==> 04-28 <==
==> flow/design.v <==
`timescale 1ns / 1ps
module axilite(
    input clk, reset, trigger, ARREADY, RVALID, AWREADY, WREADY, BVALID,
    input[4:0] length,
    input[31:0] source_address, destination_address, RDATA,
    output reg done, ARVALID, RREADY, AWVALID, WVALID, BREADY,
    output reg[31:0] ARADDR, AWADDR, WDATA,
    output reg[4:0] r_count, w_count);
    parameter READ_NONE=3'b000,
              READ_ADDR=3'b001,
              READ_DATA=3'b010,
              READ_STORE=3'b011,
              READ_DONE=3'b100;
    parameter WRITE_NONE=3'b000,          
              WRITE_ADDR=3'b001,
              WRITE_DATA=3'b010,
              WRITE_VALID=3'b011,
              WRITE_DONE=3'b100;
    reg [2:0] r_state, w_state;
    reg fifo_rd;
    reg aw_sent, w_sent;
    wire fifo_wr;
    wire fifo_full, fifo_empty;
    wire [31:0] fifo_data;
    wire start;
    wire [4:0] words;
    assign start = trigger && (w_state==WRITE_NONE);
    assign words = {2'b00, length[4:2]};
    assign fifo_wr = (r_state==READ_DATA) && RREADY && RVALID;
    FIFO fifom(.clk(clk), .reset(reset), .FIFO_RD(fifo_rd), .FIFO_WR(fifo_wr), .RDATA(RDATA), .FIFO_EMPTY(fifo_empty), .FIFO_FULL(fifo_full),
                .DATA_OUT(fifo_data));
    always @(posedge clk) begin
        if(reset) begin
            r_state<= READ_NONE;
            ARVALID<=0;
            RREADY<=0;
            r_count<= 0;
         end
         else begin
            case(r_state)
            READ_NONE: begin
                       if(start) begin
                        ARADDR<= source_address;
                        r_count<= words;
                        if(words!=0) begin
                         ARVALID<=1;
                         r_state<= READ_ADDR; end
                        end
                       end
            READ_ADDR: begin
                       if(ARREADY) begin
                       ARVALID<=0;
                       RREADY<=!fifo_full;
                       r_state<= READ_DATA; end
                       end 
            READ_DATA: begin
                       if(!RREADY)
                        RREADY<=!fifo_full;
                       else if(RVALID) begin
                        RREADY<=0;
                        r_count<=r_count-1;
                        r_state<= READ_STORE; end
                       end 
            READ_STORE: begin
                         r_state<=READ_DONE;
                        end
            READ_DONE: begin
                       if(r_count==0)
                        r_state<=READ_NONE;
                       else begin
                        ARADDR<=ARADDR+4; 
                        ARVALID<=1;
                        r_state<=READ_ADDR; end
                       end
            default:   r_state<=READ_NONE;
            endcase
        end
   end 
   always @(posedge clk) begin
           if(reset) begin
            w_state<= WRITE_NONE;
            AWVALID<=0;
            WVALID<=0;
            BREADY<=0;
            fifo_rd<=0;
            aw_sent<=0;
            w_sent<=0;
            done<=0;
            w_count<= 0;
           end
           else begin 
            fifo_rd<=0;
            case(w_state)
            WRITE_NONE: begin
                         if(start) begin
                          AWADDR<=destination_address;
                          w_count<=words;
                          done<=(words==0);
                          if(words!=0)
                           w_state<=WRITE_ADDR;
                          end
                         end
            WRITE_ADDR: begin
                         if(!fifo_empty) begin 
                          fifo_rd<=1; 
                          w_state<=WRITE_VALID; end
                         end
            WRITE_VALID: begin
                         if(!fifo_rd) begin
                          WDATA<=fifo_data;
                          AWVALID<=1;
                          WVALID<=1;
                          aw_sent<=0;
                          w_sent<=0;
                          w_state<=WRITE_DATA; end
                         end
            WRITE_DATA: begin
                         if(AWREADY && AWVALID) begin
                          AWVALID<=0;
                          aw_sent<=1;
                         end
                         if(WREADY && WVALID) begin
                          WVALID<=0;
                          w_sent<=1;
                         end
                         if((aw_sent || (AWREADY && AWVALID)) && (w_sent || (WREADY && WVALID))) begin
                          BREADY<=1;
                          w_state<=WRITE_DONE; end
                        end
            WRITE_DONE: begin
                         if(BVALID) begin
                          BREADY<=0;
                          w_count<=w_count-1;
                          if(w_count==1) begin
                           done<=1;
                           w_state<=WRITE_NONE; end
                          else begin
                           AWADDR<=AWADDR+4;
                           w_state<=WRITE_ADDR; end
                          end
                        end
            default:    w_state<=WRITE_NONE;
            endcase
      end
     end
endmodule
module FIFO(
    input clk, reset, FIFO_RD, FIFO_WR,
    input [31:0] RDATA,
    output FIFO_EMPTY, FIFO_FULL,
    output reg[31:0] DATA_OUT);
    reg[4:0] fifo_depth;
    reg[31:0] fifo_mem[0:15];
    reg[3:0] n,m;
    integer i;
    assign FIFO_EMPTY = (fifo_depth==0);
    assign FIFO_FULL = (fifo_depth==16);
    always @(posedge clk) begin
    if(reset) begin
                n<=0;
                m<=0;
                fifo_depth<=0;
                DATA_OUT<=0;
                for (i=0; i<16; i=i+1) begin
                fifo_mem[i]<=0; 
                end
               end
    else begin
            if(!FIFO_FULL && FIFO_WR)
                begin
                    fifo_mem[n]<=RDATA;
                    n<=(n==15)? 0:n+1;
                end
            if( !FIFO_EMPTY && FIFO_RD )
                begin
                    DATA_OUT<=fifo_mem[m];
                    m<=(m==15)? 0:m+1;
                end
            fifo_depth<=fifo_depth+(!FIFO_FULL && FIFO_WR)-(!FIFO_EMPTY && FIFO_RD);
          end
     end 
endmodule
==> flow/run.sh <==
#!/bin/bash
# the make line also repeats each setting of config.mk as NAME=value (left out here)
make -C /OpenROAD-flow-scripts/flow DESIGN_CONFIG=/design/flow/config.mk WORK_HOME=/design/flow/orfs CLKGATE_MAP_FILE= finish
==> flow/config.mk <==
export PLATFORM = sky130hd
export DESIGN_NAME = axilite
export DESIGN_NICKNAME = axilite
export VERILOG_FILES = /design/flow/design.v
export SDC_FILE = /design/flow/constraint.sdc
export NUM_CORES = 4
export LEC_CHECK = 0
export CAP_MARGIN = 20
export CORE_MARGIN = 2
export CORE_UTILIZATION = 67
export CTS_CLUSTER_SIZE = 27
export SLEW_MARGIN = 20
==> flow/constraint.sdc <==
create_clock -name core_clock -period 2.07 [get_ports {clk}]
set_input_delay 0.4140 -clock core_clock [delete_from_list [all_inputs] [get_ports {clk}]]
set_output_delay 0.4140 -clock core_clock [all_outputs]
set_load 0.01 [all_outputs]
==> 09-16: changes against 04-28 <==
- CORE_UTILIZATION: 67 -> 72
- CTS_CLUSTER_DIAMETER: unset -> 389
- HOLD_SLACK_MARGIN: unset -> -0.1
- TNS_END_PERCENT: unset -> 5
==> flow/constraint.sdc (replaced) <==
create_clock -name core_clock -period 2.09 [get_ports {clk}]
set_input_delay 0.4180 -clock core_clock [delete_from_list [all_inputs] [get_ports {clk}]]
set_output_delay 0.4180 -clock core_clock [all_outputs]
set_load 0.01 [all_outputs]
==> 12-07: changes against 04-28 <==
- CORE_UTILIZATION: 67 -> 40
- CTS_CLUSTER_SIZE: 27 -> unset
==> flow/constraint.sdc (replaced) <==
create_clock -name core_clock -period 4.0 [get_ports {clk}]
set_input_delay 0.8000 -clock core_clock [delete_from_list [all_inputs] [get_ports {clk}]]
set_output_delay 0.8000 -clock core_clock [all_outputs]
set_load 0.01 [all_outputs]
==> comparison table <==
                                                                                                                09-16                       04-28       12-07
Outcome                                                                                    complete, but fails checks  complete, but fails checks  timing/DRC/antenna clean
Layout check failures                                                                            negative setup slack        negative setup slack           -
Final Cycle Share                                                                                                134%                        135%       77.0%
DRT Pass-1 Iters                                                                                                    7                           5           8
Via count of the first global-routing pass                                                                      21491                       21726       19989
Resized cells post-CTS                                                                                             46                          18           0
Summed area of non-filler cells in the final layout                                                         36700 µm²                   38700 µm²   36900 µm²
Maximum vdd drop                                                                                             0.888 mV                    0.762 mV    0.237 mV
Reg-to-reg setup timing slack                                                                                -0.71 ns                    -0.73 ns     0.92 ns
Sequential power                                                                                              15.5 mW                     15.7 mW     8.11 mW
Antenna diodes                                                                                                      1                           0           0
MI comb cells                                                                                                    1480                        1480        1479
Total clock network power                                                                                     6.76 mW                     12.4 mW     6.66 mW
WHS Path Cells                                                                                                      3                           3           0
Leakage power figure                                                                                          12.6 nW                     13.6 nW     12.4 nW
Per-cell routed wire length                                                                                   25.2 µm                     25.6 µm     22.3 µm
Maximum level of the CTS H-tree                                                                                     1                           3           3
Antenna violations before repair                                                                                    1                           2           4
Well-tap cell count                                                                                               539                         600        1030
Flip-flop and latch share of the layout cell area                                                               53.9%                       51.0%       53.5%
Core outline area                                                                                           42100 µm²                   45500 µm²   76200 µm²
Sequential cell area                                                                                        19800 µm²                   19800 µm²   19700 µm²
Net count of the finished layout                                                                                 2777                        2857        2677
Max Freq                                                                                                      357 MHz                     357 MHz     325 MHz
CTS buffer count                                                                                                   29                          68          75
Post-CTS clock slew at the launch and capture registers of the worst setup and hold paths                     0.11 ns                     0.06 ns     0.06 ns
Global-route met3 utilization                                                                                   6.29%                       5.49%       3.51%
Number of buffers added for setup after CTS                                                                         4                          23           0


==> v15: inputs <==
Starts from the design.v that is shown in full above.
==> flow/config.mk <==
export PLATFORM = sky130hd
export DESIGN_NAME = axilite
export DESIGN_NICKNAME = axilite
export VERILOG_FILES = /design/flow/design.v
export SDC_FILE = /design/flow/constraint.sdc
export NUM_CORES = 4
export LEC_CHECK = 0
export CAP_MARGIN = 20
export CORE_MARGIN = 2
export CORE_UTILIZATION = 31
export SLEW_MARGIN = 20
==> flow/constraint.sdc <==
create_clock -name core_clock -period 4.12 [get_ports {clk}]
set_input_delay 0.8240 -clock core_clock [delete_from_list [all_inputs] [get_ports {clk}]]
set_output_delay 0.8240 -clock core_clock [all_outputs]
set_load 0.01 [all_outputs]
run.sh (not shown) runs the stock make flow with config.mk's settings and CLKGATE_MAP_FILE=.
==> inputs of v36, as changes to v15 <==
--- a/flow/config.mk
+++ b/flow/config.mk
@@ -6,6 +6,13 @@
 export NUM_CORES = 4
 export LEC_CHECK = 0
+export ABC_AREA = 1
 export CAP_MARGIN = 20
+export CELL_PAD_IN_SITES_DETAIL_PLACEMENT = 0
+export CORE_ASPECT_RATIO = 1.13
 export CORE_MARGIN = 2
-export CORE_UTILIZATION = 31
+export CORE_UTILIZATION = 70
+export CTS_CLUSTER_DIAMETER = 27
+export CTS_CLUSTER_SIZE = 49
+export PLACE_DENSITY = 0.82
+export SETUP_SLACK_MARGIN = 0.47
 export SLEW_MARGIN = 20
==> flow/constraint.sdc (replaced) <==
create_clock -name core_clock -period 1.78 [get_ports {clk}]
set_input_delay 0.3560 -clock core_clock [delete_from_list [all_inputs] [get_ports {clk}]]
set_output_delay 0.3560 -clock core_clock [all_outputs]
set_load 0.01 [all_outputs]
==> comparison table <==
| item | v15 | v36 |
|---|---|---|
| Total number of placement rows | 115 | 83 |
| Fraction of synthesized cell area taken by the top area cell type | 0.590 | 0.568 |
| Vertical die dimension | 320 µm | 232 µm |
| Placeable core region | 98,600 µm² | 45,400 µm² |
| Worst setup slack before clock tree synthesis | 747 ps | -625 ps |
| Most frequent cell after synthesis | sky130_fd_sc_hd__edfxtp_1 | sky130_fd_sc_hd__nand2_1 |
| AND-OR/OR-AND share of the synthesized area | 0.0720 | 0.0316 |
| Result of the run | timing/DRC/antenna clean | aborted with a tool error |
| Failing step | - | global routing (5_1_grt) |
| Register share after synthesis | 0.638 | 0.614 |
| Total half-perimeter wirelength after legalization and detailed placement | 49,200 µm | 58,500 µm |
| Xor-xnor portion of the synthesized cell area | 0.00963 | 0.00763 |
| Simple logic cell fraction of the synthesized area | 0.158 | 0.266 |
| CTS HTree Levels | 3 | 4 |
| Placed Cells incl. Taps | 3,765 | 4,449 |
| Post-synthesis cell count from yosys | 2,373 | 3,648 |
| Adder Area Share | 0.00752 | 0.00724 |
| Area after detailed placement | 34,900 µm² | 36,700 µm² |
| Net count after synthesis | 2,500 | 3,775 |
| Number of buffers created by CTS | 78 | 133 |
| Number of cells upsized or downsized after cts | 0 | 520 |
| Final RePlAce weighted congestion | 0.793 | 0.914 |
| Synthesized area divided by synthesized cell count | 13.0 µm² | 8.81 µm² |
| Post-synthesis instance area | 30,900 µm² | 32,100 µm² |
| Synthesized chip area reported by yosys | 30,900 µm² | 32,100 µm² |
| Post-synth cell types | 67 | 33 |
| Number of buffers inserted to repair setup after CTS | 0 | 86 |
Power and IR drop assume default switching activity.
